== run A ==
## gemm_mem
module gemm_mem(
  input wire clk,
  input wire rst,
  input wire out_rdy,
  input wire v0__read_req_rdy,
  input wire [31:0] v0__read_resp,
  input wire v0__read_resp_vld,
  input wire v0__write_completion_vld,
  input wire v0__write_req_rdy,
  input wire [31:0] v0_in,
  input wire v0_in_vld,
  input wire v1__read_req_rdy,
  input wire [31:0] v1__read_resp,
  input wire v1__read_resp_vld,
  input wire v1__write_completion_vld,
  input wire v1__write_req_rdy,
  input wire [31:0] v1_in,
  input wire v1_in_vld,
  input wire [31:0] C_rd_data,
  output wire [31:0] out,
  output wire out_vld,
  output wire [3:0] v0__read_req,
  output wire v0__read_req_vld,
  output wire v0__read_resp_rdy,
  output wire v0__write_completion_rdy,
  output wire [35:0] v0__write_req,
  output wire v0__write_req_vld,
  output wire v0_in_rdy,
  output wire [3:0] v1__read_req,
  output wire v1__read_req_vld,
  output wire v1__read_resp_rdy,
  output wire v1__write_completion_rdy,
  output wire [35:0] v1__write_req,
  output wire v1__write_req_vld,
  output wire v1_in_rdy,
  output wire [3:0] C_rd_addr,
  output wire C_rd_en,
  output wire [3:0] C_wr_addr,
  output wire [31:0] C_wr_data,
  output wire C_wr_en
);
For scale: roughly 4200 cells after synthesis, ~340 I/O pins, about 0.030 mm2 of cells after synthesis.
==> flow/config.mk <==
export PLATFORM = sky130hd
export DESIGN_NAME = gemm_mem
export DESIGN_NICKNAME = gemm_mem
export VERILOG_FILES = /design/flow/design.v
export SDC_FILE = /design/flow/constraint.sdc
export NUM_CORES = 4
export LEC_CHECK = 0
export ABC_AREA = 1
export CAP_MARGIN = 35
export CELL_PAD_IN_SITES_DETAIL_PLACEMENT = 1
export CELL_PAD_IN_SITES_GLOBAL_PLACEMENT = 1
export CORE_MARGIN = 4
export CORE_UTILIZATION = 62
export CTS_CLUSTER_DIAMETER = 112
export GPL_TIMING_DRIVEN = 1
export MIN_ROUTING_LAYER = met1
export PLACE_DENSITY_LB_ADDON = 0.1
export SLEW_MARGIN = 30
export TNS_END_PERCENT = 90
==> flow/constraint.sdc <==
create_clock -name core_clock -period 8.85 [get_ports {clk}]
set_input_delay 1.7700 -clock core_clock [delete_from_list [all_inputs] [get_ports {clk}]]
set_output_delay 1.7700 -clock core_clock [all_outputs]
set_load 0.01 [all_outputs]
run.sh (not shown) runs the stock make flow with config.mk's settings and CLKGATE_MAP_FILE=.
Tool error FLW-0024 stopped run A during global placement (3_3_place_gp); no final results.
The inputs of run B differ from those of run A as listed below.
# run A
export LEC_CHECK = 0
export ABC_AREA = 1
export CAP_MARGIN = 35
export CELL_PAD_IN_SITES_DETAIL_PLACEMENT = 1
export CELL_PAD_IN_SITES_GLOBAL_PLACEMENT = 1
export CORE_MARGIN = 4
export CORE_UTILIZATION = 62
export CTS_CLUSTER_DIAMETER = 112
export GPL_TIMING_DRIVEN = 1
export MIN_ROUTING_LAYER = met1
export PLACE_DENSITY_LB_ADDON = 0.1
export SLEW_MARGIN = 30
export TNS_END_PERCENT = 90
create_clock -name core_clock -period 8.85 [get_ports {clk}]
# run B
export LEC_CHECK = 0
export ABC_AREA = 1
export CAP_MARGIN = 10
export CELL_PAD_IN_SITES_DETAIL_PLACEMENT = 1
export CELL_PAD_IN_SITES_GLOBAL_PLACEMENT = 1
export CORE_MARGIN = 4
export CORE_UTILIZATION = 26
export GPL_TIMING_DRIVEN = 0
export MIN_ROUTING_LAYER = met2
export SLEW_MARGIN = 30
export TNS_END_PERCENT = 90
create_clock -name core_clock -period 8.08 [get_ports {clk}]
### Flow results
- Mean instance size in the synthesized netlist came out exactly the same in run A and run B.
- Taking run A over run B, the height of the die ratio works out to 0.66.
- Compared run B vs run A, and count of standard-cell rows is up in run B.
- Area of the die (lower): run A
- Floorplan-stage core utilization was higher in the run labelled run A.
- Delta (run B minus run A): count of boundary I/O pins shows no meaningful change; area inside the core boundary shows an increase of 0.067 mm2.
- Run B went all the way through synthesis, placement and routing and the layout is clean on timing, DRC and antenna.
Setup changes, run B to run C
# run B
export LEC_CHECK = 0
export ABC_AREA = 1
export CAP_MARGIN = 10
export CELL_PAD_IN_SITES_DETAIL_PLACEMENT = 1
export CELL_PAD_IN_SITES_GLOBAL_PLACEMENT = 1
export CORE_MARGIN = 4
export CORE_UTILIZATION = 26
export GPL_TIMING_DRIVEN = 0
export MIN_ROUTING_LAYER = met2
export SLEW_MARGIN = 30
export TNS_END_PERCENT = 90
create_clock -name core_clock -period 8.08 [get_ports {clk}]
# run C
export LEC_CHECK = 0
export CAP_MARGIN = 20
export CELL_PAD_IN_SITES_DETAIL_PLACEMENT = 1
export CORE_MARGIN = 4
export CORE_UTILIZATION = 70
export GPL_TIMING_DRIVEN = 0
export SLEW_MARGIN = 20
create_clock -name core_clock -period 9.0 [get_ports {clk}]
- Run C: DPL-0033 in detailed placement (3_5_place_dp) -> run aborted
- Run B has completed all stages; timing, DRC and antenna checks passed.
- Synthesized chip area reported by yosys: run C vs run B down 0.0014 mm2
- The post-synth net total in run C sits 16% below the value recorded for run B.
- Re async set-or-reset flop fraction in the synthesized netlist: no difference whatsoever between run B and run C.
- Compared with run B, synthesized cell count in run C decreased by more than 10%.
- On floorplan die width: run C sits below run B.
- Row count (run C over run B): decrease, 50
- Compared to run B, run C was floorplanned on a smaller die.
- In the reports for run C and run B, the larger share of the synthesized netlist area taken by xor and xnor gates belongs to run C.
- Between run C and run B, the difference in count of state elements after synthesis is negligible.
- Compared with run B, in run C compound-gate portion of the synthesized area shows a reduction of 1.0 points; number of different library cells in the post-synthesis netlist went up by 11.
